==> inputs of try-raven <==
Design Processor, start of the top module:
module Processor(
    input wire clk,
    input wire rst,
    input wire [15:0] instruction,
    output reg [4:0] pc,
    output wire [31:0] result,
    output wire [31:0] data_1,
    output wire [31:0] data_2
);
Settings: LEC_CHECK=0, CAP_MARGIN=20, CORE_MARGIN=2, CORE_UTILIZATION=40, SLEW_MARGIN=20; clock period 20.7 ns.
run.sh (not shown) runs the stock make flow with config.mk's settings and CLKGATE_MAP_FILE=.
==> try-harbor (differences from try-raven) <==
SETUP_SLACK_MARGIN = 2.53   (was not set)
==> flow/constraint.sdc (replaced) <==
create_clock -name core_clock -period 12.9 [get_ports {clk}]
set_input_delay 2.5800 -clock core_clock [delete_from_list [all_inputs] [get_ports {clk}]]
set_output_delay 2.5800 -clock core_clock [all_outputs]
set_load 0.01 [all_outputs]
==> results <==
try-harbor finished but failed the layout checks on setup timing. try-raven produced a clean layout. In try-harbor the global-route usage is higher than in try-raven, by 2.0 points. In try-harbor the wire length is higher than in try-raven, by 7.1%. Synthesized cell count is the same in try-raven and try-harbor. Against try-harbor, the cell area of try-raven is smaller by about 14%. In synthesized area, try-raven and try-harbor do not differ.

==> wip/amber <==
==> flow/design.v <==
module ComplexALU(
    input wire [31:0] operand1,
    input wire [31:0] operand2,
    input wire [3:0] opcode,
    output reg [31:0] result
);
always @(*) begin
    case(opcode)
        4'b0000: begin 
            result[31:16] = operand1[31:16] + operand2[31:16];
            result[15:0] = operand1[15:0] + operand2[15:0];
        end
        4'b0001: begin 
            result[31:16] = operand1[31:16] - operand2[31:16];
            result[15:0] = operand1[15:0] - operand2[15:0];
        end
        4'b0010: begin  
            result[31:16] = (operand1[31:16] * operand2[31:16]) - (operand1[15:0] * operand2[15:0]);
            result[15:0] = (operand1[31:16] * operand2[15:0]) + (operand1[15:0] *operand2[31:16]);
        end
        default:  
            result = 32'h0;
    endcase
end
endmodule
module RegisterFile(
    input wire clk,
    input wire rst,
    input wire [4:0] read_addr1,
    input wire [4:0] read_addr2,
    input wire [4:0] write_addr,
    input wire write_enable,
    input wire [31:0] write_data,
    output reg [31:0] read_data1,
    output reg [31:0] read_data2
);
reg [31:0] registers [15:0];
integer i;
always @(*) begin
	read_data1 = registers[read_addr1[3:0]];
    read_data2 = registers[read_addr2[3:0]];
end
always @(posedge clk) begin
    if (rst) begin
        for (i = 0; i < 16; i = i + 1)
            registers[i] <= 32'h0;
        registers[0] <= 32'h00010002;  
        registers[1] <= 32'h00030004;  
    end
	else if (write_enable) begin
        registers[write_addr[3:0]] <= write_data;
    end
end
endmodule
module Processor(
    input wire clk,
    input wire rst,
    input wire [15:0] instruction,
    output reg [4:0] pc,
    output wire [31:0] result,
    output wire [31:0] data_1,
    output wire [31:0] data_2
);
RegisterFile reg_file_inst(
    .clk(clk),
    .rst(rst),
    .read_addr1({1'b0, instruction[11:8]}),
    .read_addr2({1'b0, instruction[7:4]}),
    .write_addr({1'b0, instruction[3:0]}),
    .write_enable(1'b1),
    .write_data(result),
    .read_data1(data_1),
    .read_data2(data_2)
);
ComplexALU alu(
    .operand1(data_1),
    .operand2(data_2),
    .opcode(instruction[15:12]),
    .result(result)
);
always @(posedge clk) begin
    if (rst)
        pc <= 5'd0;
    else
        pc <= pc + 1;
end
endmodule
==> flow/run.sh <==
#!/bin/bash
# the make line also repeats each setting of config.mk as NAME=value (left out here)
make -C /OpenROAD-flow-scripts/flow DESIGN_CONFIG=/design/flow/config.mk WORK_HOME=/design/flow/orfs CLKGATE_MAP_FILE= finish
==> flow/config.mk <==
export PLATFORM = sky130hd
export DESIGN_NAME = Processor
export DESIGN_NICKNAME = Processor
export VERILOG_FILES = /design/flow/design.v
export SDC_FILE = /design/flow/constraint.sdc
export NUM_CORES = 4
export LEC_CHECK = 0
export CAP_MARGIN = 20
export CORE_MARGIN = 2
export CORE_UTILIZATION = 68
export CTS_CLUSTER_SIZE = 39
export MAX_ROUTING_LAYER = met4
export SETUP_SLACK_MARGIN = -1.15
export SLEW_MARGIN = 20
==> flow/constraint.sdc <==
create_clock -name core_clock -period 11.5 [get_ports {clk}]
set_input_delay 2.3000 -clock core_clock [delete_from_list [all_inputs] [get_ports {clk}]]
set_output_delay 2.3000 -clock core_clock [all_outputs]
set_load 0.01 [all_outputs]
==> wip/ember: changes against wip/amber <==
ABC_AREA = 0   (was not set)
CORE_UTILIZATION = 72   (was 68)
CTS_CLUSTER_DIAMETER = 365   (was not set)
CTS_CLUSTER_SIZE = 99   (was 39)
MAX_ROUTING_LAYER = not set   (was met4)
PLACE_DENSITY = 0.37   (was not set)
SETUP_SLACK_MARGIN = not set   (was -1.15)
TNS_END_PERCENT = 10   (was not set)
==> flow/constraint.sdc (replaced) <==
create_clock -name core_clock -period 11.8 [get_ports {clk}]
set_input_delay 2.3600 -clock core_clock [delete_from_list [all_inputs] [get_ports {clk}]]
set_output_delay 2.3600 -clock core_clock [all_outputs]
set_load 0.01 [all_outputs]
==> results <==
| item | wip/amber | wip/ember |
|---|---|---|
| Number of placed cells counting well taps | 5216 | 5212 |
| H-tree levels | 2 | 1 |
| Core utilization before placement | 0.687 | 0.730 |
| Post-synthesis async set-or-reset flop share | 0 | 0 |
| Last weighted congestion value of the routability-driven placer | 1.11 | 1.12 |
| Vertical die dimension | 259 um | 252 um |
| Area of placed instances | 50400 sq um | 51200 sq um |
| Core Footprint | 64300 sq um | 60600 sq um |
| Outcome | stopped before the end | stopped before the end |
| Stage where the flow stopped | global routing | global routing |
| Die outline width | 259 um | 252 um |
| Number of post-CTS setup repair buffers | 29 | 77 |
| Post-CTS Hold Buffers | 0 | 0 |
| Total number of placement rows | 93 | 90 |
| Top-Level Pins | 119 | 119 |
| Setup slack after placement | -2040 ps | -1860 ps |
| Number of buffers created by CTS | 43 | 9 |
| Final HPWL DP | 130000 um | 135000 um |
| Number of clock sinks | 517 | 517 |
| PostCTS Resize Cnt | 49 | 154 |
| And-or/or-and share of the synthesized area | 0.0520 | 0.0520 |
| Total die area | 67100 sq um | 63400 sq um |
